===== flow/design.v =====
module data_syn(
    input logic clk_i,
    input logic rst_n_i,
    input logic data_i,
    output logic data_o
);
logic data_a, data_b;
assign data_o = data_b;
always_ff @(posedge clk_i or negedge rst_n_i)
begin
    if (!rst_n_i) begin
        data_a <= 1'b0;
        data_b <= 1'b0;
    end else begin
        data_a <= data_i;
        data_b <= data_a;
    end
end
endmodule
module edge2en(
    input logic clk_i,
    input logic rst_n_i,
    input logic data_i,
    output logic pos_edge_o,
    output logic neg_edge_o,
    output logic any_edge_o
);
logic data_a, data_b;
assign pos_edge_o = ~data_b & data_a;
assign neg_edge_o = ~data_a & data_b;
assign any_edge_o =  data_a ^ data_b;
always_ff @(posedge clk_i or negedge rst_n_i)
begin
    if (!rst_n_i) begin
        data_a <= 1'b0;
        data_b <= 1'b0;
    end else begin
        data_a <= data_i;
        data_b <= data_a;
    end
end
endmodule
module startup #(
    parameter int W = 32
) (
    input logic clk_i,
    input logic rst_n_i,
    input logic  [4:0] gate_sync_i,
    input logic [W-1:0] gate_shift_i,
    output logic [4:0] gate_en_o
);
logic  [4:0] gate_en;
logic [W-1:0] gate_cnt;
logic        gate_next;
logic        gate_done;
assign gate_en_o = gate_en;
edge2en gate_next_en(
    .clk_i(clk_i),
    .rst_n_i(rst_n_i),
    .data_i(gate_done & (gate_en == gate_sync_i)),
    .pos_edge_o(gate_next)
);
always_ff @(posedge clk_i or negedge rst_n_i)
begin
    if (!rst_n_i) begin
        gate_en   <= 5'b00000;
        gate_cnt  <= {W{1'b0}};
        gate_done <= 1'b0;
    end else begin
        gate_en   <= gate_next ? {gate_en[3:0], (gate_sync_i != 5'b01111)} : gate_en;
        gate_cnt  <= gate_next ? {W{1'b0}} : gate_cnt + 1'b1;
        gate_done <= gate_next ? 1'b0 : (gate_cnt == gate_shift_i) ? 1'b1 : gate_done;
    end
end
endmodule
module measure #(
    parameter int W = 32
) (
    input logic clk_i,
    input logic rst_n_i,
    input logic sig_clk_i,
    input logic        gate_en_i,
    input logic [W-1:0] gate_total_i,
    output logic        reg_wr_en_o,
    output logic [2*W-1:0] reg_wr_data_o,
    output logic gate_sync_o
);
logic sig_clk_s;
logic sig_clk_p;
logic gate_sync;
logic gate_sync_n;
logic        gate_en;
logic [W-1:0] gate_cnt;
logic [W-1:0] sig_clk_cnt;
logic [W-1:0] ref_clk_cnt;
logic        reg_wr_en;
logic [2*W-1:0] reg_wr_data;
assign reg_wr_en_o   = reg_wr_en;
assign reg_wr_data_o = reg_wr_data;
assign gate_sync_o = gate_sync;
data_syn sig_clk_syn(
    .clk_i(clk_i),
    .rst_n_i(rst_n_i),
    .data_i(sig_clk_i),
    .data_o(sig_clk_s)
);
edge2en sig_clk_en(
    .clk_i(clk_i),
    .rst_n_i(rst_n_i),
    .data_i(sig_clk_s),
    .pos_edge_o(sig_clk_p)
);
edge2en gate_sync_en(
    .clk_i(clk_i),
    .rst_n_i(rst_n_i),
    .data_i(gate_sync),
    .neg_edge_o(gate_sync_n)
);
always_ff @(posedge clk_i or negedge rst_n_i)
begin
    if (!rst_n_i) begin
        gate_en  <= 1'b0;
        gate_cnt <= {W{1'b0}};
        gate_sync <= 1'b0;
        sig_clk_cnt <= {W{1'b0}};
        ref_clk_cnt <= {W{1'b0}};
        reg_wr_en   <= 1'b0;
        reg_wr_data <= {(2*W){1'b0}};
    end else begin
        if (gate_sync) begin
            gate_en  <= (gate_cnt == gate_total_i) ? 1'b0 : gate_en;
            gate_cnt <= (gate_cnt == gate_total_i) ? {W{1'b0}} : gate_cnt + 1'b1;
            gate_sync <= (sig_clk_p & ~gate_en) ? 1'b0 : gate_sync;
            sig_clk_cnt <= sig_clk_p ? sig_clk_cnt + 1'b1 : sig_clk_cnt;
            ref_clk_cnt <= ref_clk_cnt + 1'b1;
        end else begin
            gate_en  <= gate_en_i;
            gate_cnt <= {W{1'b0}};
            gate_sync <= (sig_clk_p & gate_en) ? 1'b1 : gate_sync;
            sig_clk_cnt <= reg_wr_en ? {W{1'b0}} : sig_clk_cnt;
            ref_clk_cnt <= reg_wr_en ? {W{1'b0}} : ref_clk_cnt;
        end
        reg_wr_en   <= gate_sync_n;
        reg_wr_data <= gate_sync_n ? {ref_clk_cnt, sig_clk_cnt} : reg_wr_data;
    end
end
endmodule
`timescale 1ns / 1ps
module axi_dfm_v1_0(
    input logic s_axi_aclk,
    input logic s_axi_aresetn,
    input  logic [31:0] s_axi_awaddr,
    input  logic        s_axi_awvalid,
    output logic        s_axi_awready,
    input  logic [31:0] s_axi_wdata,
    input  logic        s_axi_wvalid,
    output logic        s_axi_wready,
    output logic s_axi_bvalid,
    input  logic s_axi_bready,
    input  logic [31:0] s_axi_araddr,
    input  logic        s_axi_arvalid,
    output logic        s_axi_arready,
    output logic [31:0] s_axi_rdata,
    output logic        s_axi_rvalid,
    input  logic        s_axi_rready,
    input  logic signal_in,
    output logic signal_done
);
localparam int W = 16;
logic [4:0] gate_en;
logic [4:0] gate_sync;
logic [W-1:0] gate_shift;
logic [W-1:0] gate_total;
logic     [4:0] raw_wr_en;
logic [2*W-1:0] raw_wr_data[5];
logic           reg_wr_en;
logic [2*W-1:0] reg_wr_data;
logic [2*W-1:0] reg_rd_data;
assign s_axi_awready = s_axi_aresetn && s_axi_awvalid && (!s_axi_bvalid || s_axi_bready);
assign s_axi_wready  = s_axi_aresetn && s_axi_wvalid  && (!s_axi_bvalid || s_axi_bready);
assign s_axi_arready = s_axi_aresetn && s_axi_arvalid && (!s_axi_rvalid || s_axi_rready);
assign signal_done = reg_wr_en;
always_ff @(posedge s_axi_aclk or negedge s_axi_aresetn)
begin
    if (!s_axi_aresetn) begin
        gate_shift <= {W{1'b0}};
        gate_total <= {W{1'b0}};
        reg_rd_data <= {(2*W){1'b0}};
        s_axi_bvalid <= 1'b0;
        s_axi_rvalid <= 1'b0;
        s_axi_rdata <= 32'h0000_0000;
    end else begin
        if (s_axi_awready) begin
            case (s_axi_awaddr[7:0])
                8'h00:
                    gate_shift <= s_axi_wdata[W-1:0];
                8'h04:
                    gate_total <= s_axi_wdata[W-1:0];
                default:
                    reg_rd_data <= reg_wr_data;
            endcase
        end
        if (s_axi_arready) begin
            case (s_axi_araddr[7:0])
                8'h00:
                    s_axi_rdata <= {{(32-W){1'b0}}, gate_shift};
                8'h04:
                    s_axi_rdata <= {{(32-W){1'b0}}, gate_total};
                8'h08:
                    s_axi_rdata <= {{(32-W){1'b0}}, reg_rd_data[W-1:0]};
                8'h0C:
                    s_axi_rdata <= {{(32-W){1'b0}}, reg_rd_data[2*W-1:W]};
                default:
                    s_axi_rdata <= 32'h0000_0000;
            endcase
        end
        s_axi_bvalid <= (s_axi_bvalid & ~s_axi_bready) | s_axi_awready;
        s_axi_rvalid <= (s_axi_rvalid & ~s_axi_rready) | s_axi_arready;
    end
end
startup #(.W(W)) startup(
    .clk_i(s_axi_aclk),
    .rst_n_i(s_axi_aresetn),
    .gate_sync_i(gate_sync),
    .gate_shift_i(gate_shift),
    .gate_en_o(gate_en)
);
genvar i;
generate
    for (i = 0; i < 5; i = i + 1) begin: measure_block
        measure #(.W(W)) measure(
            .clk_i(s_axi_aclk),
            .rst_n_i(s_axi_aresetn),
            .sig_clk_i(signal_in),
            .gate_en_i(gate_en[i]),
            .gate_total_i(gate_total),
            .reg_wr_en_o(raw_wr_en[i]),
            .reg_wr_data_o(raw_wr_data[i]),
            .gate_sync_o(gate_sync[i])
        );
    end
endgenerate
always_ff @(posedge s_axi_aclk or negedge s_axi_aresetn)
begin
    if (!s_axi_aresetn) begin
        reg_wr_en   <= 1'b0;
        reg_wr_data <= {(2*W){1'b0}};
    end else begin
        reg_wr_en <= raw_wr_en[0] | raw_wr_en[1] | raw_wr_en[2] | raw_wr_en[3] | raw_wr_en[4];
        case (raw_wr_en)
            5'b00001:
                reg_wr_data <= raw_wr_data[0];
            5'b00010:
                reg_wr_data <= raw_wr_data[1];
            5'b00100:
                reg_wr_data <= raw_wr_data[2];
            5'b01000:
                reg_wr_data <= raw_wr_data[3];
            5'b10000:
                reg_wr_data <= raw_wr_data[4];
            default:
                reg_wr_data <= reg_wr_data;
        endcase
    end
end
endmodule

===== flow/run.sh =====
#!/bin/bash
# the make line also repeats each setting of config.mk as NAME=value (left out here)
make -C /OpenROAD-flow-scripts/flow DESIGN_CONFIG=/design/flow/config.mk WORK_HOME=/design/flow/orfs CLKGATE_MAP_FILE= finish

===== flow/config.mk =====
export PLATFORM = sky130hd
export DESIGN_NAME = axi_dfm_v1_0
export DESIGN_NICKNAME = axi_dfm_v1_0
export VERILOG_FILES = /design/flow/design.v
export SDC_FILE = /design/flow/constraint.sdc
export NUM_CORES = 4
export LEC_CHECK = 0
export ABC_AREA = 0
export CAP_MARGIN = 20
export CELL_PAD_IN_SITES_DETAIL_PLACEMENT = 0
export CORE_ASPECT_RATIO = 0.63
export CORE_MARGIN = 2
export CORE_UTILIZATION = 58
export CTS_CLUSTER_SIZE = 83
export PLACE_DENSITY_LB_ADDON = 0.05
export SETUP_SLACK_MARGIN = 0.89
export SLEW_MARGIN = 20

===== flow/constraint.sdc =====
create_clock -name core_clock -period 3.14 [get_ports {s_axi_aclk}]
set_input_delay 0.6280 -clock core_clock [delete_from_list [all_inputs] [get_ports {s_axi_aclk}]]
set_output_delay 0.6280 -clock core_clock [all_outputs]
set_load 0.01 [all_outputs]

==> flow_metrics.py, run 1 <==
# Physical implementation metrics
metrics = {
    "synthesis": {
        "most_common_cell": "dfrtp_1",
        "simple_gate_area_share_pct": 15.89,
        "ys_area_um2": 26960,
        "synth_adder_area_share_pct": 0.9747,
        "ys_warn_count": 6,
        "ys_top_cells_by_count": "568 x dfrtp_1, 201 x nand2_1, 187 x mux2_2",
        "flop_cell": "dfrtp_1",
        "synthCells": 2497,
        "synth.yosys.seq_area_share_pct": 52.72,
        "ys_sh_aoi_pct": 8.493,
        "yosys_cells": 2497,
        "ys_ff": 568,
        "synthArstFlopShare_pct": 100.0,
        "postSynthAreaPerCell_um2": 10.80,
        "syn_area_um2": 26960,
        "synthTopCellsByArea": "dfrtp_1 53%, mux2_2 7.8%, xnor2_1 3.9%",
        "top_area_cell": "dfrtp_1",
        "logic_family": "simple AND/OR/NAND/NOR gates",
        "edf_count": 0,
        "mux_share_pct": 11.78,
        "synth_top_area_share_pct": 52.72,
        "synthDistinctLibCells": 70,
        "ys_sh_xor_pct": 6.238,
    },
    "floorplan": {
        "fp_util_pct": 59.00,
        "rows": 62,
        "die_area_um2": 48270,
        "coreArea_um2": 45690,
        "die_y_um": 175.1,
        "dieWidth_um": 275.6,
        "io_pins": 142,
    },
    "placed_design": {
        "post_dp_cell_area_um2": 28270,
        "io_buffers": 61,
        "dp_hpwl_um": 49720,
        "place.gp.congestion": 0.8926,
    },
    "route": {
        "drc": 0,
        "antenna-diode-count": 0,
        "vias": 19490,
        "ant_nets": 0,
        "drt_iter0_drc": 2152,
        "vias_per_cell": 6.116,
        "dr.pass1.iters": 6,
        "wl_per_cell_um": 21.61,
        "wl_um": 68850,
    },
    "min_path": {
        "hp-class": "input port to async pin",
    },
    "final_layout": {
        "nets": 2665,
        "stdcell_area_um2": 30150,
        "area_delta_synth_final_pct": 11.84,
    },
    "global_routing": {
        "antenna_found_initial": 1,
        "grt_pass1_wl_um": 108200,
        "grt_max_degree": 185,
        "grt_pass1_vias": 18400,
        "gr-total-overflow": 0,
        "grt_usage_pct": 29.13,
    },
    "clock_network": {
        "clockBufferDepth": 3,
        "cts_tree": "yes",
        "cts_root_buffer": "clkbuf_16",
        "cts_sinks": 568,
        "worstSkewPairLatency_ns": 0.60,
        "clk_pin_slew_ns": 0.06,
        "htree_num_levels": 2,
        "cts_inserted_buffers": 52,
    },
    "worst_setup_path": {
        "crit-reg2reg-launch": "gate_total[14]",
        "cp.buffers_inverters": 3,
        "worst_setup_path_start_kind": "input port",
        "criticalPathCategory": "input port to output port",
        "cpLargestDelayFamily": "buffers and inverters",
        "worstPathArrival_ns": 1.68,
        "path_cells": "clkdlybuf4s50_1, nand2b_4, nand3_2, inv_2, clkdlybuf4s15_1",
        "path_max_fanout": 3,
        "rrSetupSlack_ns": 0.93,
        "cp.depth": 5,
        "worstPathRequired_ns": 2.51,
        "endpoint_kind": "output port",
        "slowest_stage": "clkdlybuf4s50_1",
        "r2r_end": "measure_block[1].measure.gate_en",
        "reg2regPathDepth": 5,
        "max_stage_delay_ns": 0.45,
        "endpoint": "s_axi_awready",
        "critPathLaunch": "s_axi_bready",
    },
    "power": {
        "sequentialPower_uw": 8610,
        "pwr-share-clk_pct": 34.2,
        "ir_drop_v": 0.0004887,
        "maxPowerGroup": "sequential cells",
        "powerClk_uw": 6530,
        "pwr-share-comb_pct": 20.7,
        "swShare_pct": 31.90,
        "p_int_uw": 13010,
        "p_comb_uw": 3960,
        "p_per_area_nw_per_um2": 633.6,
        "p_switching_uw": 6093,
        "p_seq_share_pct": 45.1,
        "leakage_uw": 0.01350,
    },
    "flow_run": {
        "drv_cap": 0,
        "tool_warnings": 97,
    },
    "final_timing": {
        "relSlewSlack_pct": 32.00,
        "setup-violations-final": 0,
        "min_period_over_period_pct": 73.40,
        "fin_crit_ns": 2.305,
        "worst_pin_slew_ns": 1.020,
        "rsz0062_at_grt": "yes",
        "drv_slew": 0,
        "skew_ns": 0.01222,
        "finalHoldViolations": 0,
        "max_freq_mhz": 433.9,
        "setup_tns_ns": 0,
    },
    "run_status": {
        "status": "complete, no violations",
    },
}
[metal layers]
layer	wire, um	track usage, %	up-vias
li1	-	-	8957
met3	6195	8.300	71
met5	152	2.328	-
met4	1123	5.495	2
met2	27480	37.84	607
met1	33900	47.61	9848
[per-stage QoR]
| stage | hold WS [ns] | power (uW) | util, % | worst slack [ns] | cells |
|---|---|---|---|---|---|
| finish | 0.1139 | 19100 | 65.98 | 0.8352 | 3186 |
| global placement | 0.3377 | 12440 | 61.88 | 0.3108 | 3091 |
| floorplan | 0.3312 | 11150 | - | 0.7829 | 2512 |
| global route | 0.1055 | 19930 | 65.98 | 0.7883 | 3186 |
| detailed placement | 0.3357 | 12570 | 61.88 | 0.3167 | 3091 |
| CTS | 0.09417 | 19100 | 65.80 | 0.8124 | 3184 |
[final cells by class]
cell class	count	area, um^2
clock buffers	71	1463
clock inverters	21	267.8
fillers	3477	15540
inverters	96	360.3
multi-input cells	1691	11890
flip-flops and latches	568	14230
well taps	608	760.7
repair buffers	131	1181
[what timing repair did]
item                                    in CTS  in global routing
endpoints found under the setup margin      16                 92
pin swaps                                    1                  2
gates resized                               18                 26
hold buffers                                 1                  0
setup buffers                                0                  2
endpoints found under the hold margin       26                  0
==> inputs of run 2 (changes only) <==
Settings changed: ABC_AREA 0 to not set, CAP_MARGIN 20 to 0, CELL_PAD_IN_SITES_DETAIL_PLACEMENT 0 to not set, CORE_ASPECT_RATIO 0.63 to not set, CORE_MARGIN 2 to 8, CORE_UTILIZATION 58 to 39, CTS_CLUSTER_SIZE 83 to not set, GPL_ROUTABILITY_DRIVEN set to 0, PLACE_DENSITY_LB_ADDON 0.05 to not set, SETUP_SLACK_MARGIN 0.89 to not set, SLEW_MARGIN 20 to 0, TNS_END_PERCENT set to 100.
Clock period 3.14 ns to 3.45 ns, I/O delays scaled along.
==> run 2 against run 1 <==
Compared with the run above: first-iteration DRC count fell by 24%; combinational power shrank 15%; global-route usage is 11 points lower; cell area rose by 2.1%; wire length up 2.1%; worst setup slack got worse by 0.58 ns; flip-flop count unchanged; register-to-register slack worse by 0.04 ns; synthesized area did not move; cell count up 9.1%; non-clock buffer count decreased by 8; synthesized cell count unchanged; largest cell class unchanged.
==> flow_metrics.py, run 2 <==
# Physical implementation metrics
metrics = {
    "run_status": {
        "status": "complete, no violations",
    },
    "synthesis": {
        "edf_count": 0,
        "flop_cell": "dfrtp_1",
        "synthCells": 2497,
        "mux_share_pct": 11.78,
        "synth_top_area_share_pct": 52.72,
        "simple_gate_area_share_pct": 15.89,
        "ys_sh_xor_pct": 6.238,
        "yosys_cells": 2497,
        "synthDistinctLibCells": 70,
        "ys_sh_aoi_pct": 8.493,
        "ys_ff": 568,
        "synth.yosys.seq_area_share_pct": 52.72,
        "synthArstFlopShare_pct": 100.0,
        "synth_adder_area_share_pct": 0.9747,
        "ys_top_cells_by_count": "568 x dfrtp_1, 201 x nand2_1, 187 x mux2_2",
        "postSynthAreaPerCell_um2": 10.80,
        "syn_area_um2": 26960,
        "ys_warn_count": 6,
        "top_area_cell": "dfrtp_1",
        "most_common_cell": "dfrtp_1",
        "logic_family": "simple AND/OR/NAND/NOR gates",
        "ys_area_um2": 26960,
        "synthTopCellsByArea": "dfrtp_1 53%, mux2_2 7.8%, xnor2_1 3.9%",
    },
    "worst_setup_path": {
        "rrSetupSlack_ns": 0.89,
        "criticalPathCategory": "input port to output port",
        "endpoint": "s_axi_awready",
        "worstPathArrival_ns": 2.51,
        "max_stage_delay_ns": 0.56,
        "worstPathRequired_ns": 2.76,
        "r2r_end": "reg_wr_data[0]",
        "worst_setup_path_start_kind": "input port",
        "slowest_stage": "dlygate4sd3_1",
        "cp.depth": 5,
        "path_cells": "dlygate4sd3_1, buf_8, nand3_1, inv_1, clkdlybuf4s50_1",
        "cp.buffers_inverters": 4,
        "reg2regPathDepth": 5,
        "endpoint_kind": "output port",
        "crit-reg2reg-launch": "measure_block[1].measure.reg_wr_en",
        "path_max_fanout": 36,
        "cpLargestDelayFamily": "buffers and inverters",
        "critPathLaunch": "s_axi_aresetn",
    },
    "global_routing": {
        "grt_usage_pct": 17.83,
        "grt_pass1_wl_um": 111300,
        "grt_pass1_vias": 18920,
        "gr-total-overflow": 0,
        "antenna_found_initial": 0,
        "grt_max_degree": 141,
    },
    "final_timing": {
        "drv_slew": 0,
        "fin_crit_ns": 3.197,
        "setup_tns_ns": 0,
        "hold_ws_ns": 0.3515,
        "rsz0062_at_grt": "no",
        "skew_ns": 0.02569,
        "worst_pin_slew_ns": 1.088,
        "relSlewSlack_pct": 27.45,
        "max_freq_mhz": 312.8,
        "fin_ws_ns": 0.2533,
        "setup-violations-final": 0,
        "min_period_over_period_pct": 92.66,
        "finalHoldViolations": 0,
    },
    "min_path": {
        "hold_depth": 0,
        "hp-class": "flop to flop",
        "hold_start": "measure_block[2].measure.sig_clk_syn.data_b",
        "min_to": "measure_block[2].measure.sig_clk_en.data_a",
    },
    "route": {
        "wl_um": 70270,
        "ant_nets": 0,
        "dr.pass1.iters": 5,
        "wl_met3_um": 3866,
        "drc": 0,
        "drt_iter0_drc": 1638,
        "dr_wl_met2_um": 32580,
        "highest_layer": "met4",
        "wl_per_cell_um": 20.22,
        "drt-met1-wl_um": 31510,
        "vias_per_cell": 5.558,
        "vias": 19310,
    },
    "power": {
        "p_switching_uw": 5587,
        "leakage_uw": 0.01368,
        "p_seq_share_pct": 42.9,
        "swShare_pct": 30.47,
        "p_comb_uw": 3370,
        "p_per_area_nw_per_um2": 595.6,
        "powerClk_uw": 7100,
        "maxPowerGroup": "sequential cells",
        "sequentialPower_uw": 7870,
        "ir_drop_v": 0.0003655,
        "pwr-share-comb_pct": 18.4,
        "pwr-share-clk_pct": 38.7,
        "p_int_uw": 12750,
    },
    "clock_network": {
        "htree_num_levels": 2,
        "cts_tree": "yes",
        "clk_pin_slew_ns": 0.06,
        "clockBufferDepth": 3,
        "cts_sinks": 568,
        "cts_resized": 0,
        "cts_root_buffer": "clkbuf_16",
        "cts_setup_buffers": 0,
        "worstSkewPairLatency_ns": 0.64,
        "cts_inserted_buffers": 60,
        "cts_hold_buf": 1,
    },
    "floorplan": {
        "coreArea_um2": 68470,
        "die_y_um": 278.9,
        "fp_util_pct": 39.37,
        "dieWidth_um": 278.9,
        "die_area_um2": 77790,
        "io_pins": 142,
        "rows": 96,
    },
    "final_layout": {
        "area_delta_synth_final_pct": 14.19,
        "nets": 2665,
        "final_core_util_pct": 44.96,
    },
    "flow_run": {
        "tool_warnings": 96,
        "drv_cap": 0,
    },
    "placed_design": {
        "dp_hpwl_um": 50100,
        "pre_cts_ws_ns": 0.5259,
        "io_buffers": 61,
    },
}
## run 2: per-stage QoR
stage / cell area (um^2) / std cells / total power, uW
floorplan: 27010 / 2512 / 10150
global placement: 28580 / 3359 / 11220
CTS: 30780 / 3473 / 18490
global route: 30780 / 3473 / 19190
detailed placement: 28580 / 3359 / 11330
finish: 30780 / 3475 / 18340
## run 2: area by class of cell
cell class / count / area (um^2)
fill: 6325 / 37680
clock buffer: 81 / 1680
sequential: 568 / 14210
antenna: 2 / 5.005
multi-input combinational: 1691 / 11790
inverter: 96 / 360.3
clock inverter: 32 / 510.5
tap: 882 / 1104
timing repair buffer: 123 / 1121
## run 2: metal layers
layer | up-vias | global-route usage, %
met5 | - | 0
met4 | 0 | 5.749
met3 | 117 | 2.838
met2 | 477 | 28.69
met1 | 9733 | 24.58
li1 | 8986 | -
==> inputs of run 3 (changes only) <==
Settings changed: ABC_AREA set to 1, CORE_MARGIN 8 to 2, CORE_UTILIZATION 39 to 72, CTS_CLUSTER_SIZE set to 14, GPL_ROUTABILITY_DRIVEN 0 to not set, HOLD_SLACK_MARGIN set to -0.05, PLACE_DENSITY set to 0.65, SLEW_MARGIN 0 to 20, TNS_END_PERCENT 100 to not set.
Clock period 3.45 ns to 1.97 ns, I/O delays scaled along.
==> run 3 against run 2 <==
Compared with the run above: now fails the layout checks on setup timing; combinational power down 79%; total power up 32%; cell area up 4.5%; clock-buffer cell count up 10; largest power group unchanged.
==> flow_metrics.py, run 3 <==
# Physical implementation metrics
metrics = {
    "synthesis": {
        "top_area_cell": "dfrtp_1",
        "ys_sh_aoi_pct": 9.934,
        "ys_area_um2": 28250,
        "synthTopCellsByArea": "dfrtp_1 50%, nand2_1 15%, inv_1 6.5%",
        "synthArstFlopShare_pct": 100.0,
        "ys_sh_xor_pct": 1.798,
        "syn_area_um2": 28250,
        "simple_gate_area_share_pct": 28.06,
        "yosys_cells": 3734,
        "mux_share_pct": 0.03543,
        "postSynthAreaPerCell_um2": 7.566,
        "logic_family": "simple AND/OR/NAND/NOR gates",
        "flop_cell": "dfrtp_1",
        "synth_adder_area_share_pct": 0.9300,
        "ys_warn_count": 6,
        "edf_count": 0,
        "synth.yosys.seq_area_share_pct": 50.31,
        "synthCells": 3734,
        "synthDistinctLibCells": 43,
        "synth_top_area_share_pct": 50.31,
        "ys_ff": 568,
        "most_common_cell": "nand2_1",
        "ys_top_cells_by_count": "1123 x nand2_1, 568 x dfrtp_1, 491 x inv_1",
    },
    "floorplan": {
        "dieWidth_um": 202.1,
        "fp_util_pct": 73.10,
        "die_area_um2": 40840,
        "die_y_um": 202.1,
        "rows": 72,
        "coreArea_um2": 38650,
        "io_pins": 142,
    },
    "route": {
        "wl_per_cell_um": 18.95,
        "drt_iter0_drc": 2992,
        "drc": 0,
        "dr.pass1.iters": 9,
        "ant_nets": 0,
        "wl_um": 83780,
        "vias": 26540,
        "vias_per_cell": 6.004,
        "antenna-diode-count": 0,
    },
    "power": {
        "maxPowerGroup": "sequential cells",
        "leakage_uw": 0.01534,
        "p_switching_uw": 5293,
        "sequentialPower_uw": 11800,
        "p_per_area_nw_per_um2": 750.6,
        "p_seq_share_pct": 48.7,
        "p_comb_uw": 722,
        "ir_drop_v": 0.0008300,
        "powerClk_uw": 11700,
        "pwr-share-comb_pct": 3.0,
        "swShare_pct": 21.92,
        "pwr-share-clk_pct": 48.3,
        "p_int_uw": 18850,
    },
    "clock_network": {
        "cts_inserted_buffers": 58,
        "cts_tree": "yes",
        "cts_sinks": 568,
        "clk_pin_slew_ns": 0.06,
        "clockBufferDepth": 3,
        "htree_num_levels": 2,
        "worstSkewPairLatency_ns": 0.63,
        "cts_root_buffer": "clkbuf_16",
    },
    "worst_setup_path": {
        "worstPathArrival_ns": 1.61,
        "r2r_end": "reg_wr_data[5]",
        "slowest_stage": "clkdlybuf4s50_1",
        "endpoint_kind": "output port",
        "criticalPathCategory": "flop to output port",
        "rrSetupSlack_ns": 0.09,
        "cp.depth": 1,
        "path_cells": "clkdlybuf4s50_1",
        "cp.buffers_inverters": 1,
        "cpLargestDelayFamily": "buffers and inverters",
        "endpoint": "s_axi_rdata[1]",
        "critPathLaunch": "s_axi_rdata[1]",
        "worstPathRequired_ns": 1.58,
        "crit-reg2reg-launch": "measure_block[0].measure.reg_wr_en",
        "reg2regPathDepth": 8,
        "worst_setup_path_start_kind": "flop",
        "max_stage_delay_ns": 0.61,
        "path_max_fanout": 2,
    },
    "flow_run": {
        "drv_cap": 0,
        "tool_warnings": 101,
    },
    "final_layout": {
        "final_cells": 4421,
        "logic_area_um2": 11660,
        "area_delta_synth_final_pct": 13.87,
        "final_core_util_pct": 83.24,
        "nets": 3981,
        "area.sequential_um2": 14220,
        "nFillCells": 2369,
    },
    "final_timing": {
        "hold_ws_ns": 0.03249,
        "fin_ws_ns": -0.03480,
        "min_period_over_period_pct": 101.8,
        "worst_pin_slew_ns": 0.9691,
        "rsz0062_at_grt": "yes",
        "finalHoldViolations": 0,
        "drv_slew": 0,
        "skew_ns": 0.02334,
        "setup-violations-final": 1,
        "fin_crit_ns": 2.005,
        "relSlewSlack_pct": 35.15,
        "setup_tns_ns": -0.03480,
        "max_freq_mhz": 498.8,
    },
    "global_routing": {
        "grt_usage_pct": 41.87,
        "grt_max_degree": 137,
        "gr-total-overflow": 0,
        "antenna_found_initial": 1,
        "grt_pass1_vias": 25970,
        "grt_pass1_wl_um": 135000,
    },
    "placed_design": {
        "dp.cells": 4310,
        "dp_hpwl_um": 57900,
        "place.gp.congestion": 1.024,
        "io_buffers": 61,
    },
    "min_path": {
        "hp-class": "input port to async pin",
    },
    "run_status": {
        "status": "failed layout checks",
        "check-failures": "setup timing",
    },
}
==> run 3: layout make-up <==
| type | count | share of cell area [%] |
|---|---|---|
| inverter | 497 | 5.830 |
| timing repair buffer | 182 | 5.410 |
| multi-input combinational | 2548 | 36.24 |
| tap | 518 | 2.015 |
| clock inverter | 16 | 0.9373 |
| sequential | 568 | 44.19 |
| clock buffer | 91 | 5.363 |
| timing repair inverter | 1 | 0.01556 |
==> run 3: layer usage <==
metal  global-route usage, %  part of all wire (%)
met5                       0                 0.016
met4                   23.70                   6.3
met3                   7.078                   9.5
met2                   65.51                    46
met1                   56.18                    38
==> run 3: repair_timing <==
item	CTS	global route
hold buffers	1	0
setup buffers	0	2
pin swaps	0	0
cloned	0	1
gates resized	10	23
endpoints found under the hold margin	9	0
endpoints found under the setup margin	7	35
==> run 3: per-stage QoR <==
step                setup WS [ns]  area, um^2  power [uW]
global placement          -0.1877       30050       12660
CTS                      0.001873       32080       24150
floorplan                  0.4716       28310       12210
finish                   -0.03480       32170       24150
detailed placement        -0.2978       30050       12680
global route             -0.04175       32170       24700
==> inputs of run 4 (changes only) <==
Settings changed: ABC_AREA 1 to 0, CAP_MARGIN 0 to 20, CELL_PAD_IN_SITES_DETAIL_PLACEMENT set to 0, CORE_ASPECT_RATIO set to 0.63, CORE_UTILIZATION 72 to 48, CTS_CLUSTER_SIZE 14 to 83, HOLD_SLACK_MARGIN -0.05 to not set, PLACE_DENSITY 0.65 to not set, PLACE_DENSITY_LB_ADDON set to 0.05, SETUP_SLACK_MARGIN set to 0.89.
Clock period 1.97 ns to 3.5 ns, I/O delays scaled along.
==> run 4 against run 3 <==
Compared with the run above: critical path type is now input port to output port; highest routed layer is now met4; core utilization is 28 points lower; worst setup slack better by 1.0 ns; clock skew down 0.0083 ns; sequential share of layout area grew 2.8 points; largest cell class unchanged; sequential power decreased by 35%; wire length fell by 15%; now clean on timing, DRC and antenna; synthesized cell count down 33%; cell count decreased by 25%.
==> flow_metrics.py, run 4 <==
# Physical implementation metrics
metrics = {
    "run_status": {
        "status": "complete, no violations",
    },
    "final_layout": {
        "nFillCells": 4837,
        "final_core_util_pct": 54.86,
        "final_cells": 3313,
        "nets": 2659,
        "area_delta_synth_final_pct": 12.20,
    },
    "power": {
        "sequentialPower_uw": 7720,
        "maxPowerGroup": "sequential cells",
        "pwr-share-comb_pct": 20.4,
        "swShare_pct": 31.83,
        "p_per_area_nw_per_um2": 570.9,
        "p_switching_uw": 5497,
        "leakage_uw": 0.01352,
        "ir_drop_v": 0.0004480,
        "p_int_uw": 11770,
        "powerClk_uw": 6020,
        "p_comb_uw": 3520,
        "pwr-share-clk_pct": 34.9,
        "p_seq_share_pct": 44.7,
    },
    "floorplan": {
        "fp_util_pct": 48.90,
        "rows": 68,
        "coreArea_um2": 55130,
        "die_area_um2": 58130,
        "die_y_um": 192.1,
        "dieWidth_um": 302.6,
        "io_pins": 142,
    },
    "clock_network": {
        "worstSkewPairLatency_ns": 0.61,
        "clockBufferDepth": 3,
        "cts_inserted_buffers": 54,
        "cts_root_buffer": "clkbuf_16",
        "clk_pin_slew_ns": 0.06,
        "cts_tree": "yes",
        "cts_sinks": 568,
        "cts_setup_buffers": 0,
        "htree_num_levels": 2,
    },
    "synthesis": {
        "ys_sh_aoi_pct": 8.493,
        "top_area_cell": "dfrtp_1",
        "ys_area_um2": 26960,
        "most_common_cell": "dfrtp_1",
        "ys_sh_xor_pct": 6.238,
        "ys_top_cells_by_count": "568 x dfrtp_1, 201 x nand2_1, 187 x mux2_2",
        "edf_count": 0,
        "synthDistinctLibCells": 70,
        "ys_ff": 568,
        "syn_area_um2": 26960,
        "synth.yosys.seq_area_share_pct": 52.72,
        "mux_share_pct": 11.78,
        "synth_adder_area_share_pct": 0.9747,
        "synthTopCellsByArea": "dfrtp_1 53%, mux2_2 7.8%, xnor2_1 3.9%",
        "logic_family": "simple AND/OR/NAND/NOR gates",
        "postSynthAreaPerCell_um2": 10.80,
        "synthArstFlopShare_pct": 100.0,
        "flop_cell": "dfrtp_1",
        "ys_warn_count": 6,
        "yosys_cells": 2497,
        "synthCells": 2497,
        "synth_top_area_share_pct": 52.72,
        "simple_gate_area_share_pct": 15.89,
    },
    "final_timing": {
        "worst_pin_slew_ns": 0.9801,
        "relSlewSlack_pct": 34.42,
        "finalHoldViolations": 0,
        "min_period_over_period_pct": 71.42,
        "setup_tns_ns": 0,
        "skew_ns": 0.01500,
        "rsz0062_at_grt": "no",
        "fin_crit_ns": 2.500,
        "drv_slew": 0,
        "setup-violations-final": 0,
        "max_freq_mhz": 400.0,
    },
    "worst_setup_path": {
        "rrSetupSlack_ns": 1.07,
        "criticalPathCategory": "input port to output port",
        "r2r_end": "measure_block[0].measure.gate_en",
        "worstPathArrival_ns": 1.80,
        "crit-reg2reg-launch": "gate_total[15]",
        "cp.buffers_inverters": 3,
        "endpoint": "s_axi_awready",
        "path_cells": "clkdlybuf4s50_1, nand2b_4, nand3_2, inv_1, dlygate4sd2_1",
        "critPathLaunch": "s_axi_bready",
        "worst_setup_path_start_kind": "input port",
        "path_max_fanout": 3,
        "reg2regPathDepth": 4,
        "worstPathRequired_ns": 2.80,
        "cpLargestDelayFamily": "buffers and inverters",
        "slowest_stage": "clkdlybuf4s50_1",
        "cp.depth": 5,
        "max_stage_delay_ns": 0.45,
        "endpoint_kind": "output port",
    },
    "min_path": {
        "hp-class": "input port to async pin",
    },
    "route": {
        "wl_um": 71510,
        "drt_iter0_drc": 1826,
        "dr.pass1.iters": 5,
        "vias": 19190,
        "wl_per_cell_um": 21.59,
        "antenna-diode-count": 0,
        "vias_per_cell": 5.791,
        "ant_nets": 0,
        "drc": 0,
    },
    "placed_design": {
        "io_buffers": 61,
        "dp.cells": 3212,
        "dp_hpwl_um": 51420,
        "place.gp.congestion": 0.8706,
    },
    "global_routing": {
        "grt_pass1_wl_um": 112100,
        "gr-total-overflow": 0,
        "grt_usage_pct": 25.21,
        "grt_pass1_vias": 18280,
        "antenna_found_initial": 1,
        "grt_max_degree": 156,
    },
    "flow_run": {
        "drv_cap": 0,
        "tool_warnings": 94,
    },
}
-- run 4: repair_timing --
action / in CTS / in global routing
endpoints found under the hold margin: 2 / 0
endpoints found under the setup margin: 6 / 23
hold buffers: 1 / 0
gates resized: 8 / 6
-- run 4: metrics by stage --
step	hold slack [ns]	area, um^2	total power [uW]	worst slack [ns]
after global routing	0.2331	30250	18070	0.9078
after global placement	0.3340	28390	11230	0.6283
after floorplan	0.3312	27010	10000	1.071
final	0.2126	30250	17270	1.000
after CTS	0.2044	30220	17350	0.9186
after detailed placement	0.3434	28390	11300	0.5943
-- run 4: routing by layer --
metal  GRT usage, %  wire, um  vias to the layer above
met2          32.24     27650                      467
met5              0         0                        -
li1               -         -                     8979
met3          6.628      5757                       63
met4          4.471       959                        0
met1          41.82     37150                     9678
-- run 4: layout make-up --
class | instances | area, um^2 | share of cell area [%]
repair buffers | 123 | 1105 | 3.653
clock inverters | 12 | 135.1 | 0.4467
clock buffers | 88 | 1663 | 5.497
inverters | 96 | 360.3 | 1.191
well taps | 735 | 919.6 | 3.040
flip-flops and latches | 568 | 14210 | 46.99
multi-input cells | 1691 | 11850 | 39.18
==> inputs of run 5 (changes only) <==
Settings changed: CORE_UTILIZATION 48 to 72, PLACE_DENSITY set to 0.77, PLACE_DENSITY_LB_ADDON 0.05 to not set, SETUP_SLACK_MARGIN 0.89 to -0.04.
Clock period 3.5 ns to 1.97 ns, I/O delays scaled along.
==> run 5 against run 4 <==
Compared with the run above: the layout now fails its checks (setup timing); total power up 87%; critical path depth up 1; cell count down 4.0%; global-route usage up 13 points; synthesized area unchanged; critical path type is now flop to flop; largest power group unchanged; highest routed layer is now met5.
==> flow_metrics.py, run 5 <==
# Physical implementation metrics
metrics = {
    "run_status": {
        "status": "failed layout checks",
        "check-failures": "setup timing",
    },
    "floorplan": {
        "coreArea_um2": 37070,
        "die_y_um": 157.6,
        "fp_util_pct": 72.73,
        "rows": 56,
        "dieWidth_um": 247.8,
        "io_pins": 142,
        "die_area_um2": 39050,
    },
    "placed_design": {
        "io_buffers": 61,
        "dp_hpwl_um": 51500,
        "pre_cts_ws_ns": -0.4693,
        "place.gp.congestion": 0.9359,
        "post_dp_cell_area_um2": 29150,
    },
    "worst_setup_path": {
        "worstPathRequired_ns": 2.45,
        "cp.buffers_inverters": 2,
        "endpoint_kind": "flop",
        "path_cells": "buf_12, xnor2_1, nand4_1, o41ai_4, buf_4, mux2_2",
        "max_stage_delay_ns": 0.50,
        "criticalPathCategory": "flop to flop",
        "worstPathArrival_ns": 2.53,
        "path_max_fanout": 4,
        "critPathLaunch": "gate_total[4]",
        "r2r_end": "measure_block[4].measure.gate_en",
        "crit-reg2reg-launch": "gate_total[4]",
        "slowest_stage": "dfrtp_2",
        "rrSetupSlack_ns": -0.09,
        "reg2regPathDepth": 6,
        "worst_setup_path_start_kind": "flop",
        "cpLargestDelayFamily": "flip-flops",
        "cp.depth": 6,
        "endpoint": "measure_block[4].measure.gate_en",
    },
    "global_routing": {
        "antenna_found_initial": 1,
        "grt_usage_pct": 38.31,
        "grt_pass1_wl_um": 113900,
        "grt_pass1_vias": 19620,
        "grt_max_degree": 122,
        "gr-total-overflow": 0,
    },
    "route": {
        "wl_um": 74640,
        "vias_per_cell": 6.582,
        "dr.pass1.iters": 6,
        "wl_per_cell_um": 23.48,
        "drt_iter0_drc": 2580,
        "antenna-diode-count": 0,
        "drc": 0,
        "ant_nets": 0,
        "vias": 20920,
    },
    "final_timing": {
        "fin_crit_ns": 2.058,
        "hold_ws_ns": 0.1451,
        "relSlewSlack_pct": 53.89,
        "worst_pin_slew_ns": 0.6917,
        "min_period_over_period_pct": 104.5,
        "fin_ws_ns": -0.08845,
        "setup-violations-final": 16,
        "finalHoldViolations": 0,
        "max_freq_mhz": 485.8,
        "drv_slew": 0,
        "skew_ns": 0.02888,
    },
    "power": {
        "p_switching_uw": 10300,
        "swShare_pct": 31.92,
        "sequentialPower_uw": 13600,
        "p_per_area_nw_per_um2": 1027,
        "p_int_uw": 21960,
        "total_power_uw": 32260,
        "leakage_uw": 0.01420,
        "ir_drop_v": 0.0007724,
        "pwr-share-clk_pct": 32.6,
        "maxPowerGroup": "sequential cells",
        "powerClk_uw": 10500,
        "p_comb_uw": 8090,
        "p_seq_share_pct": 42.3,
        "pwr-share-comb_pct": 25.1,
    },
    "synthesis": {
        "synthArstFlopShare_pct": 100.0,
        "mux_share_pct": 11.78,
        "edf_count": 0,
        "simple_gate_area_share_pct": 15.89,
        "yosys_cells": 2497,
        "postSynthAreaPerCell_um2": 10.80,
        "synthDistinctLibCells": 70,
        "synthTopCellsByArea": "dfrtp_1 53%, mux2_2 7.8%, xnor2_1 3.9%",
        "ys_sh_aoi_pct": 8.493,
        "syn_area_um2": 26960,
        "flop_cell": "dfrtp_1",
        "synthCells": 2497,
        "synth.yosys.seq_area_share_pct": 52.72,
        "most_common_cell": "dfrtp_1",
        "ys_area_um2": 26960,
        "synth_top_area_share_pct": 52.72,
        "logic_family": "simple AND/OR/NAND/NOR gates",
        "top_area_cell": "dfrtp_1",
        "ys_sh_xor_pct": 6.238,
        "ys_ff": 568,
        "synth_adder_area_share_pct": 0.9747,
        "ys_top_cells_by_count": "568 x dfrtp_1, 201 x nand2_1, 187 x mux2_2",
        "ys_warn_count": 6,
    },
    "final_layout": {
        "area.sequential_um2": 14240,
        "area_delta_synth_final_pct": 16.48,
        "nFillCells": 1944,
        "logic_area_um2": 12030,
        "final_core_util_pct": 84.72,
        "stdcell_area_um2": 31400,
        "nets": 2771,
    },
    "clock_network": {
        "clockBufferDepth": 3,
        "worstSkewPairLatency_ns": 0.60,
        "cts_root_buffer": "clkbuf_16",
        "cts_sinks": 568,
        "clk_pin_slew_ns": 0.07,
        "cts_inserted_buffers": 52,
        "htree_num_levels": 2,
        "cts_tree": "yes",
    },
    "flow_run": {
        "drv_cap": 0,
        "tool_warnings": 97,
    },
    "min_path": {
        "hp-class": "input port to async pin",
    },
}
==> run 5: layout make-up <==
class,instances,area share (%)
Inverter,96,1.148
Tap cell,493,1.964
Clock buffer,70,4.841
Timing Repair Buffer,237,7.619
Clock inverter,24,0.7850
Multi-Input combinational cell,1691,38.30
Sequential cell,568,45.34
==> run 5: timing repair <==
action	4_1_cts	5_1_grt
buffers inserted	0	11
pin swaps	0	9
cloned	0	5
setup endpoints to repair	62	100
hold buffers	2	0
gates resized	24	54
endpoints found under the hold margin	17	0
==> run 5: stage by stage <==
step / std cells / setup TNS, ns
detailed placement: 3069 / -35.35
finish: 3179 / -0.3360
global route: 3179 / -1.856
CTS: 3165 / -0.2839
floorplan: 2512 / -1.684
global placement: 3069 / -29.45
==> run 5: per-layer routing <==
layer  up-vias  routed length [um]  GRT usage (%)
met5         -                  15              0
met4         2                1842          9.296
met3       154                9097          11.39
met2      1108               31220          52.26
met1     10460               32460          60.04
li1       9196                   -              -
==> inputs of run 6 (changes only) <==
Settings changed: CORE_UTILIZATION 72 to 70, PLACE_DENSITY 0.77 to not set, PLACE_DENSITY_LB_ADDON set to 0.05, SETUP_SLACK_MARGIN -0.04 to -0.06.
==> run 6 against run 5 <==
Compared with the run above: die area up 2.8%; fmax up 0.17%; combinational power down 11%; the layout still fails its checks (setup timing); register-to-register slack about the same; non-clock buffer count up 6; synthesized area unchanged; clock power about the same; clock skew down 0.0017 ns.
==> flow_metrics.py, run 6 <==
# Physical implementation metrics
metrics = {
    "synthesis": {
        "synthCells": 2497,
        "ys_warn_count": 6,
        "syn_area_um2": 26960,
        "synthArstFlopShare_pct": 100.0,
        "postSynthAreaPerCell_um2": 10.80,
        "logic_family": "simple AND/OR/NAND/NOR gates",
        "most_common_cell": "dfrtp_1",
        "ys_ff": 568,
        "synth.yosys.seq_area_share_pct": 52.72,
        "synth_adder_area_share_pct": 0.9747,
        "synth_top_area_share_pct": 52.72,
        "top_area_cell": "dfrtp_1",
        "synthTopCellsByArea": "dfrtp_1 53%, mux2_2 7.8%, xnor2_1 3.9%",
        "flop_cell": "dfrtp_1",
        "ys_area_um2": 26960,
        "ys_sh_xor_pct": 6.238,
        "yosys_cells": 2497,
        "mux_share_pct": 11.78,
        "simple_gate_area_share_pct": 15.89,
        "ys_sh_aoi_pct": 8.493,
        "ys_top_cells_by_count": "568 x dfrtp_1, 201 x nand2_1, 187 x mux2_2",
        "synthDistinctLibCells": 70,
        "edf_count": 0,
    },
    "floorplan": {
        "dieWidth_um": 251.2,
        "io_pins": 142,
        "coreArea_um2": 38230,
        "rows": 57,
        "die_area_um2": 40140,
        "fp_util_pct": 70.52,
        "die_y_um": 159.8,
    },
    "final_timing": {
        "skew_ns": 0.02716,
        "setup-violations-final": 8,
        "relSlewSlack_pct": 37.31,
        "drv_slew": 0,
        "hold_ws_ns": 0.04806,
        "max_freq_mhz": 486.6,
        "setup_tns_ns": -0.2190,
        "finalHoldViolations": 0,
        "min_period_over_period_pct": 104.3,
        "fin_ws_ns": -0.08497,
        "worst_pin_slew_ns": 0.9368,
        "fin_crit_ns": 2.055,
    },
    "route": {
        "wl_um": 73440,
        "wl_per_cell_um": 23.01,
        "vias_per_cell": 6.548,
        "vias": 20900,
        "dr.pass1.iters": 6,
        "ant_nets": 0,
        "drc": 0,
        "antenna-diode-count": 0,
        "drt_iter0_drc": 2371,
    },
    "placed_design": {
        "place.gp.congestion": 0.9660,
        "pre_cts_ws_ns": -0.4949,
        "io_buffers": 61,
        "dp_hpwl_um": 51980,
    },
    "clock_network": {
        "cts_sinks": 568,
        "worstSkewPairLatency_ns": 0.60,
        "cts_inserted_buffers": 52,
        "htree_num_levels": 2,
        "clockBufferDepth": 3,
        "cts_root_buffer": "clkbuf_16",
        "cts_tree": "yes",
        "clk_pin_slew_ns": 0.07,
    },
    "global_routing": {
        "use_met2_pct": 51.85,
        "grt_use_met3_pct": 11.34,
        "top_usage_layer": "met1",
        "grt_usage_pct": 37.20,
        "antenna_found_initial": 1,
        "gr-total-overflow": 0,
        "grt_pass1_vias": 20240,
        "grt_max_degree": 134,
        "met1_usage_pct": 56.66,
        "grt_pass1_wl_um": 115200,
    },
    "worst_setup_path": {
        "path_cells": "or3_4, buf_12, nor3_1, buf_4, nor4_1, buf_4, mux2i_1",
        "slowest_stage": "or3_4",
        "worstPathRequired_ns": 2.48,
        "cpLargestDelayFamily": "simple AND/OR/NAND/NOR gates",
        "worstPathArrival_ns": 2.57,
        "crit_top_cell": "buf_4",
        "criticalPathCategory": "flop to flop",
        "worst_setup_path_start_kind": "flop",
        "cp.buffers_inverters": 3,
        "reg2regPathDepth": 7,
        "cp.depth": 7,
        "endpoint_kind": "flop",
        "path_max_fanout": 25,
        "rrSetupSlack_ns": -0.08,
        "max_stage_delay_ns": 0.45,
        "r2r_end": "reg_wr_data[7]",
        "crit-reg2reg-launch": "measure_block[0].measure.reg_wr_en",
        "critPathLaunch": "measure_block[0].measure.reg_wr_en",
        "endpoint": "reg_wr_data[7]",
    },
    "power": {
        "p_per_area_nw_per_um2": 1007,
        "sequentialPower_uw": 13700,
        "maxPowerGroup": "sequential cells",
        "total_power_uw": 31420,
        "pwr-share-clk_pct": 33.6,
        "p_comb_uw": 7220,
        "p_int_uw": 21480,
        "pwr-share-comb_pct": 23.0,
        "ir_drop_v": 0.001000,
        "leakage_uw": 0.01418,
        "swShare_pct": 31.65,
        "p_switching_uw": 9944,
        "powerClk_uw": 10600,
        "p_seq_share_pct": 43.5,
    },
    "final_layout": {
        "nets": 2777,
        "area_delta_synth_final_pct": 15.76,
        "final_core_util_pct": 81.64,
    },
    "min_path": {
        "hp-class": "input port to async pin",
    },
    "run_status": {
        "status": "failed layout checks",
        "check-failures": "setup timing",
    },
    "flow_run": {
        "tool_warnings": 95,
        "drv_cap": 0,
    },
}
run 6: stage by stage:
stage          area [um^2]  cells
2_1_floorplan        27010   2512
3_3_place_gp         29300   3096
3_5_place_dp         29300   3096
4_1_cts              31110   3192
5_1_grt              31210   3192
6_report             31210   3192
run 6: final cells by class:
cell class,instances,area (um^2)
sequential,568,14230
multi-input combinational,1691,11900
fill,2229,7019
timing repair buffer,243,2327
clock buffer,70,1460
tap,501,626.9
inverter,96,360.3
clock inverter,23,299.0
run 6: what timing repair did:
| action | CTS | global route |
|---|---|---|
| hold buffers | 2 | 0 |
| endpoints found under the setup margin | 21 | 78 |
| hold endpoints to repair | 51 | 0 |
| gates resized | 13 | 32 |
| setup buffers | 1 | 0 |
| pin swaps | 1 | 1 |
| cloned | 0 | 0 |
run 6: metal layers:
layer,share of wire [%],wire length [um]
met1,43,31660
met2,42,30940
met3,12,8724
met4,2.9,2113
met5,0,0
==> inputs of run 7 (changes only) <==
Settings changed: ABC_AREA 0 to not set, CELL_PAD_IN_SITES_DETAIL_PLACEMENT 0 to not set, CORE_ASPECT_RATIO 0.63 to not set, CTS_CLUSTER_DIAMETER set to 29, CTS_CLUSTER_SIZE 83 to 25, PLACE_DENSITY set to 0.6, PLACE_DENSITY_LB_ADDON 0.05 to not set, SETUP_SLACK_MARGIN -0.06 to 0.28.
Clock period 1.97 ns to 2.01 ns, I/O delays scaled along.
==> run 7 against run 6 <==
Compared with the run above: the run now fails in global routing (5_1_grt); die area is 0.10% lower; synthesized cell count stayed put; synthesized area stayed put.
==> flow_metrics.py, run 7 <==
# Flow results
metrics = {
    "floorplan": {
        "io_pins": 142,
        "dieWidth_um": 200.2,
        "coreArea_um2": 37760,
        "die_area_um2": 40100,
        "rows": 71,
        "fp_util_pct": 71.40,
        "die_y_um": 200.2,
    },
    "placed_design": {
        "dp_hpwl_um": 50400,
        "io_buffers": 61,
        "pre_cts_ws_ns": -0.4807,
        "place.gp.congestion": 0.9406,
    },
    "synthesis": {
        "ys_ff": 568,
        "ys_warn_count": 6,
        "postSynthAreaPerCell_um2": 10.80,
        "synthTopCellsByArea": "dfrtp_1 53%, mux2_2 7.8%, xnor2_1 3.9%",
        "flop_cell": "dfrtp_1",
        "synthArstFlopShare_pct": 100.0,
        "ys_sh_xor_pct": 6.238,
        "most_common_cell": "dfrtp_1",
        "edf_count": 0,
        "ys_top_cells_by_count": "568 x dfrtp_1, 201 x nand2_1, 187 x mux2_2",
        "yosys_cells": 2497,
        "synth.yosys.seq_area_share_pct": 52.72,
        "syn_area_um2": 26960,
        "synthCells": 2497,
        "ys_sh_aoi_pct": 8.493,
        "logic_family": "simple AND/OR/NAND/NOR gates",
        "mux_share_pct": 11.78,
        "synth_adder_area_share_pct": 0.9747,
        "synth_top_area_share_pct": 52.72,
        "top_area_cell": "dfrtp_1",
        "synthDistinctLibCells": 70,
        "ys_area_um2": 26960,
        "simple_gate_area_share_pct": 15.89,
    },
    "clock_network": {
        "clockBufferDepth": 3,
        "htree_num_levels": 3,
        "cts_root_buffer": "clkbuf_16",
        "cts_inserted_buffers": 115,
        "cts_sinks": 568,
    },
    "run_status": {
        "run.stop_error": "[ERROR GRT-0232] Routing congestion too high. Check the congestion heatmap in the GUI.",
        "haltStage": "global routing (5_1_grt)",
        "status": "stopped before the end",
    },
    "global_routing": {
        "gr-total-overflow": 4018,
        "grt_usage_pct": 104.3,
    },
}
run 7: layer usage:
layer  GRT usage [%]  overflow
met2           136.9      3179
met3           82.56        56
met1           91.78        18
met4           113.5       759
met5           39.05         6
run 7: repair_timing:
action / CTS
hold endpoints to repair: 129
pin swaps: 104
hold buffers: 1
setup buffers: 62
resized: 346
gates cloned: 14
endpoints found under the setup margin: 281
run 7: through the flow:
step	TNS, ns	area, um^2	instances
CTS	0	35570	3401
global placement	-22.76	29570	3107
detailed placement	-25.82	29570	3107
floorplan	-1.175	27590	2512
==> inputs of run 8 (changes only) <==
Settings changed: ABC_AREA set to 0, CELL_PAD_IN_SITES_DETAIL_PLACEMENT set to 1, CORE_ASPECT_RATIO set to 0.63, CORE_UTILIZATION 70 to 17, CTS_CLUSTER_DIAMETER 29 to not set, CTS_CLUSTER_SIZE 25 to 59, GPL_TIMING_DRIVEN set to 0, PLACE_DENSITY 0.6 to not set, PLACE_DENSITY_LB_ADDON set to 0.05, SETUP_SLACK_MARGIN 0.28 to 0.89.
Clock period 2.01 ns to 4.61 ns, I/O delays scaled along.
==> run 8 against run 7 <==
Compared with the run above: die area increased to 4.0 times the previous value; synthesized cell count unchanged; the run now finishes clean; synthesized area stayed put.
==> flow_metrics.py, run 8 <==
# Physical implementation metrics
metrics = {
    "final_timing": {
        "finalHoldViolations": 0,
        "setup_tns_ns": 0,
        "min_period_over_period_pct": 78.09,
        "worst_pin_slew_ns": 1.170,
        "max_freq_mhz": 277.8,
        "skew_ns": 0.03231,
        "relSlewSlack_pct": 21.97,
        "rsz0062_at_grt": "no",
        "drv_slew": 0,
        "fin_crit_ns": 3.600,
        "setup-violations-final": 0,
    },
    "synthesis": {
        "synthArstFlopShare_pct": 100.0,
        "ys_ff": 568,
        "synth_adder_area_share_pct": 0.9747,
        "ys_sh_xor_pct": 6.238,
        "synth_top_area_share_pct": 52.72,
        "logic_family": "simple AND/OR/NAND/NOR gates",
        "edf_count": 0,
        "top_area_cell": "dfrtp_1",
        "syn_area_um2": 26960,
        "ys_top_cells_by_count": "568 x dfrtp_1, 201 x nand2_1, 187 x mux2_2",
        "ys_warn_count": 6,
        "mux_share_pct": 11.78,
        "flop_cell": "dfrtp_1",
        "yosys_cells": 2497,
        "synth.yosys.seq_area_share_pct": 52.72,
        "most_common_cell": "dfrtp_1",
        "synthTopCellsByArea": "dfrtp_1 53%, mux2_2 7.8%, xnor2_1 3.9%",
        "simple_gate_area_share_pct": 15.89,
        "postSynthAreaPerCell_um2": 10.80,
        "synthDistinctLibCells": 70,
        "ys_sh_aoi_pct": 8.493,
        "synthCells": 2497,
        "ys_area_um2": 26960,
    },
    "clock_network": {
        "worstSkewPairLatency_ns": 0.65,
        "cts_root_buffer": "clkbuf_16",
        "clockBufferDepth": 3,
        "htree_num_levels": 3,
        "cts_inserted_buffers": 68,
        "cts_sinks": 568,
        "cts_hold_buf": 0,
        "cts_setup_buffers": 0,
        "clk_pin_slew_ns": 0.06,
        "cts_tree": "yes",
    },
    "floorplan": {
        "fp_util_pct": 17.19,
        "dieWidth_um": 505.7,
        "io_pins": 142,
        "die_area_um2": 161900,
        "coreArea_um2": 156800,
        "die_y_um": 320.1,
        "rows": 115,
    },
    "final_layout": {
        "nFillCells": 17880,
        "area_delta_synth_final_pct": 22.06,
        "final_core_util_pct": 20.98,
        "area.sequential_um2": 14210,
        "logic_area_um2": 11830,
        "nets": 2784,
    },
    "worst_setup_path": {
        "endpoint_kind": "output port",
        "cp.buffers_inverters": 4,
        "endpoint": "s_axi_arready",
        "cpLargestDelayFamily": "buffers and inverters",
        "reg2regPathDepth": 5,
        "worst_setup_path_start_kind": "input port",
        "path_cells": "clkdlybuf4s50_1, nand2b_1, nand3_4, clkbuf_4, inv_1, clkdlybuf4s50_1",
        "crit_top_cell": "clkdlybuf4s50_1",
        "rrSetupSlack_ns": 1.48,
        "worstPathRequired_ns": 3.69,
        "critPathLaunch": "s_axi_rready",
        "criticalPathCategory": "input port to output port",
        "max_stage_delay_ns": 0.55,
        "slowest_stage": "clkdlybuf4s50_1",
        "path_max_fanout": 10,
        "crit-reg2reg-launch": "measure_block[2].measure.sig_clk_en.data_a",
        "worstPathArrival_ns": 2.68,
        "cp.depth": 6,
    },
    "route": {
        "vias_per_cell": 4.141,
        "wl_per_cell_um": 21.96,
        "wl_um": 105800,
        "vias": 19950,
        "ant_nets": 0,
        "dr.pass1.iters": 6,
        "drt_iter0_drc": 1210,
        "drc": 0,
    },
    "global_routing": {
        "grt_max_degree": 87,
        "grt_usage_pct": 13.04,
        "gr-total-overflow": 0,
        "grt_pass1_wl_um": 154600,
        "antenna_found_initial": 13,
        "grt_pass1_vias": 20830,
    },
    "placed_design": {
        "place.gp.congestion": 0.7575,
        "dp_hpwl_um": 79490,
        "io_buffers": 59,
    },
    "flow_run": {
        "drv_cap": 0,
        "tool_warnings": 90,
    },
    "power": {
        "powerClk_uw": 5600,
        "swShare_pct": 34.44,
        "p_per_area_nw_per_um2": 441.4,
        "p_comb_uw": 3040,
        "leakage_uw": 0.01390,
        "ir_drop_v": 0.0002356,
        "maxPowerGroup": "sequential cells",
        "p_int_uw": 9523,
        "p_switching_uw": 5002,
        "p_seq_share_pct": 40.5,
        "sequentialPower_uw": 5880,
        "pwr-share-comb_pct": 21.0,
        "pwr-share-clk_pct": 38.5,
    },
    "run_status": {
        "status": "complete, no violations",
    },
    "min_path": {
        "hp-class": "input port to async pin",
    },
}
-- run 8: stage by stage --
stage	worst slack [ns]	power (uW)	area (um^2)	hold slack, ns	instances
after detailed placement	-0.2072	9086	30540	0.3483	4690
after global placement	-31.83	9029	30240	0.3434	4677
after floorplan	1.959	7593	27010	0.3312	2512
after global routing	0.8915	15400	32900	0.1232	4814
final	1.010	14520	32910	0.1681	4818
after CTS	0.9052	14890	32850	0.1035	4810
-- run 8: cell type report --
cell class,count,area share [%]
Clock buffer,101,6.099
Multi-Input combinational cell,1691,35.95
Timing Repair Buffer,77,2.859
Sequential cell,568,43.20
Tap cell,2106,8.008
Inverter,96,1.095
Clock inverter,17,0.6312
Antenna cell,5,0.03802
Buffer,157,2.126
-- run 8: routing by layer --
layer	track usage (%)	routed length, um
met1	22.21	61590
met2	16.33	38700
met3	2.025	3836
met4	2.541	1671
met5	0	0
-- run 8: repair_timing --
action | in CTS | in global routing
pin swaps | 0 | 0
endpoints found under the setup margin | 13 | 1
resized | 6 | 0
cloned | 2 | 1
==> inputs of run 9 (changes only) <==
Settings changed: CAP_MARGIN 20 to 0, CELL_PAD_IN_SITES_DETAIL_PLACEMENT 1 to not set, CORE_ASPECT_RATIO 0.63 to 0.92, CORE_UTILIZATION 17 to 72, CTS_CLUSTER_SIZE 59 to 14, GPL_TIMING_DRIVEN 0 to not set, HOLD_SLACK_MARGIN set to -0.05, PLACE_DENSITY set to 0.68, PLACE_DENSITY_LB_ADDON 0.05 to not set, SETUP_SLACK_MARGIN 0.89 to 0.27, SLEW_MARGIN 20 to 40.
Clock period 4.61 ns to 1.97 ns, I/O delays scaled along.
==> run 9 against run 8 <==
Compared with the run above: the run now fails in global routing (5_1_grt); die area is 76% lower; synthesized area unchanged; synthesized cell count is the same.
==> flow_metrics.py, run 9 <==
# Flow results
metrics = {
    "run_status": {
        "haltStage": "global routing (5_1_grt)",
        "status": "stopped before the end",
    },
    "synthesis": {
        "synthDistinctLibCells": 70,
        "yosys_cells": 2497,
        "ys_warn_count": 6,
        "mux_share_pct": 11.78,
        "ys_area_um2": 26960,
        "synth.yosys.seq_area_share_pct": 52.72,
        "postSynthAreaPerCell_um2": 10.80,
        "most_common_cell": "dfrtp_1",
        "synth_adder_area_share_pct": 0.9747,
        "ys_top_cells_by_count": "568 x dfrtp_1, 201 x nand2_1, 187 x mux2_2",
        "flop_cell": "dfrtp_1",
        "ys_sh_aoi_pct": 8.493,
        "ys_ff": 568,
        "synth_top_area_share_pct": 52.72,
        "logic_family": "simple AND/OR/NAND/NOR gates",
        "edf_count": 0,
        "synthTopCellsByArea": "dfrtp_1 53%, mux2_2 7.8%, xnor2_1 3.9%",
        "top_area_cell": "dfrtp_1",
        "synthArstFlopShare_pct": 100.0,
        "synthCells": 2497,
        "ys_sh_xor_pct": 6.238,
        "simple_gate_area_share_pct": 15.89,
        "syn_area_um2": 26960,
    },
    "clock_network": {
        "cts_root_buffer": "clkbuf_16",
        "htree_num_levels": 2,
        "cts_sinks": 568,
        "clockBufferDepth": 3,
        "cts_inserted_buffers": 55,
    },
    "floorplan": {
        "die_area_um2": 39010,
        "io_pins": 142,
        "die_y_um": 189.6,
        "coreArea_um2": 36630,
        "rows": 67,
        "dieWidth_um": 205.7,
        "fp_util_pct": 73.59,
    },
    "placed_design": {
        "dp.cells": 3079,
        "io_buffers": 61,
        "dp_hpwl_um": 50420,
        "place.gp.congestion": 0.9786,
    },
}
[run 9: through the flow]
stage	setup TNS [ns]	util (%)	worst slack, ns	area, um^2
CTS	0	90.86	0.07800	33290
global placement	-27.83	80.46	-0.4927	29480
floorplan	-1.627	-	-0.1495	27630
detailed placement	-29.90	80.55	-0.5279	29510
[run 9: repair_timing]
action                                  in CTS
gates cloned                                11
endpoints found under the setup margin     270
buffers inserted                            52
endpoints found under the hold margin      109
resized                                    355
pin swaps                                  107
hold buffers                                 1
==> inputs of run 10 (changes only) <==
Settings changed: CAP_MARGIN 0 to 20, CELL_PAD_IN_SITES_DETAIL_PLACEMENT set to 0, CORE_ASPECT_RATIO 0.92 to 1.3, CTS_CLUSTER_DIAMETER set to 360, HOLD_SLACK_MARGIN -0.05 to not set, PLACE_DENSITY 0.68 to 0.78, SETUP_SLACK_MARGIN 0.27 to -0.06, SLEW_MARGIN 40 to 20, TNS_END_PERCENT set to 65.
==> run 10 against run 9 <==
Compared with the run above: now fails the layout checks on hold timing, setup timing; die area is essentially flat; synthesized cell count unchanged; synthesized area unchanged.
==> flow_metrics.py, run 10 <==
# Physical implementation metrics
metrics = {
    "worst_setup_path": {
        "path_cells": "buf_4, xnor2_1, nand4_1, o41ai_4, buf_4, mux2_2",
        "cpLargestDelayFamily": "flip-flops",
        "crit_top_cell": "buf_4",
        "endpoint_kind": "flop",
        "r2r_end": "measure_block[4].measure.gate_en",
        "worstPathRequired_ns": 2.43,
        "rrSetupSlack_ns": -0.09,
        "worst_setup_path_start_kind": "flop",
        "max_stage_delay_ns": 0.50,
        "slowest_stage": "dfrtp_2",
        "cp.buffers_inverters": 2,
        "reg2regPathDepth": 6,
        "crit-reg2reg-launch": "gate_total[4]",
        "worstPathArrival_ns": 2.52,
        "path_max_fanout": 6,
        "endpoint": "measure_block[4].measure.gate_en",
        "critPathLaunch": "gate_total[4]",
        "criticalPathCategory": "flop to flop",
        "cp.depth": 6,
    },
    "final_timing": {
        "worst_pin_slew_ns": 0.9052,
        "setup-violations-final": 8,
        "skew_ns": 0.02660,
        "fin_ws_ns": -0.09208,
        "fin_crit_ns": 2.062,
        "finalHoldViolations": 10,
        "drv_slew": 0,
        "hold_ws_ns": -0.02253,
        "rsz0062_at_grt": "yes",
        "max_freq_mhz": 484.9,
        "relSlewSlack_pct": 39.65,
        "min_period_over_period_pct": 104.7,
    },
    "synthesis": {
        "mux_share_pct": 11.78,
        "flop_cell": "dfrtp_1",
        "top_area_cell": "dfrtp_1",
        "ys_sh_xor_pct": 6.238,
        "simple_gate_area_share_pct": 15.89,
        "synthDistinctLibCells": 70,
        "edf_count": 0,
        "syn_area_um2": 26960,
        "synthCells": 2497,
        "yosys_cells": 2497,
        "synthTopCellsByArea": "dfrtp_1 53%, mux2_2 7.8%, xnor2_1 3.9%",
        "ys_warn_count": 6,
        "synth.yosys.seq_area_share_pct": 52.72,
        "logic_family": "simple AND/OR/NAND/NOR gates",
        "ys_top_cells_by_count": "568 x dfrtp_1, 201 x nand2_1, 187 x mux2_2",
        "synthArstFlopShare_pct": 100.0,
        "synth_adder_area_share_pct": 0.9747,
        "ys_area_um2": 26960,
        "ys_ff": 568,
        "postSynthAreaPerCell_um2": 10.80,
        "most_common_cell": "dfrtp_1",
        "ys_sh_aoi_pct": 8.493,
        "synth_top_area_share_pct": 52.72,
    },
    "global_routing": {
        "antenna_found_initial": 2,
        "grt_pass1_vias": 20470,
        "gr-total-overflow": 0,
        "grt_max_degree": 143,
        "grt_pass1_wl_um": 113200,
        "grt_usage_pct": 37.39,
    },
    "route": {
        "dr.pass1.iters": 8,
        "wl_per_cell_um": 22.77,
        "drt_iter0_drc": 1642,
        "wl_um": 71490,
        "ant_nets": 0,
        "drc": 0,
        "antenna-diode-count": 0,
        "vias_per_cell": 6.487,
        "drt-met1-wl_um": 26440,
        "highest_layer": "met5",
        "dr_wl_met2_um": 35170,
        "vias": 20370,
        "wl_met3_um": 4525,
    },
    "floorplan": {
        "die_area_um2": 39020,
        "dieWidth_um": 173.7,
        "io_pins": 142,
        "rows": 80,
        "coreArea_um2": 36840,
        "fp_util_pct": 73.19,
        "die_y_um": 224.6,
    },
    "run_status": {
        "status": "failed layout checks",
        "check-failures": "hold timing, setup timing",
    },
    "clock_network": {
        "cts_sinks": 568,
        "cts_inserted_buffers": 46,
        "worstSkewPairLatency_ns": 0.58,
        "clk_pin_slew_ns": 0.07,
        "cts_tree": "yes",
        "htree_num_levels": 2,
        "clockBufferDepth": 3,
        "cts_setup_buffers": 0,
        "cts_root_buffer": "clkbuf_16",
    },
    "placed_design": {
        "io_buffers": 61,
        "dp_hpwl_um": 51340,
        "place.gp.congestion": 1.019,
        "pre_cts_ws_ns": -0.5117,
    },
    "final_layout": {
        "nFillCells": 2183,
        "nets": 2772,
        "area_delta_synth_final_pct": 12.97,
    },
    "flow_run": {
        "drv_cap": 0,
        "tool_warnings": 98,
    },
    "power": {
        "powerClk_uw": 8200,
        "p_comb_uw": 7320,
        "maxPowerGroup": "sequential cells",
        "ir_drop_v": 0.0008111,
        "pwr-share-comb_pct": 25.1,
        "p_switching_uw": 9298,
        "p_per_area_nw_per_um2": 957.2,
        "total_power_uw": 29150,
        "p_int_uw": 19860,
        "sequentialPower_uw": 13600,
        "p_seq_share_pct": 46.8,
        "swShare_pct": 31.89,
        "pwr-share-clk_pct": 28.1,
        "leakage_uw": 0.01387,
    },
    "min_path": {
        "hp-class": "input port to async pin",
    },
}
run 10: timing repair:
item / 4_1_cts / 5_1_grt
pin swaps: 0 / 1
hold buffers: 1 / 0
endpoints found under the setup margin: 17 / 76
gates resized: 8 / 25
hold endpoints to repair: 53 / 0
run 10: layout make-up:
class                      instances  area, um^2  share of cell area, %
clock buffer                      47        1176                  3.862
clock inverter                     2       17.52                0.05752
inverter                          96       360.3                  1.183
multi-input combinational       1691       11880                  39.00
sequential                       568       14230                  46.72
tap                              492       615.6                  2.021
timing repair buffer             244        2180                  7.157
run 10: per-layer routing:
metal | vias to the layer above | global-route usage (%)
li1 | 9134 | -
met1 | 10120 | 45.02
met2 | 835 | 63.86
met3 | 280 | 5.477
met4 | 2 | 23.58
met5 | - | 0
run 10: through the flow:
stage                     cell area (um^2)  cells  setup TNS [ns]  utilization (%)
after global placement               29150   3090          -25.30            79.13
after global routing                 30460   3140          -1.968            82.68
after floorplan                      27010   2512          -1.684                -
after CTS                            30360   3140         -0.5990            82.42
final                                30460   3140         -0.2891            82.68
after detailed placement             29150   3090          -29.17            79.13
Power and IR drop assume default switching activity.
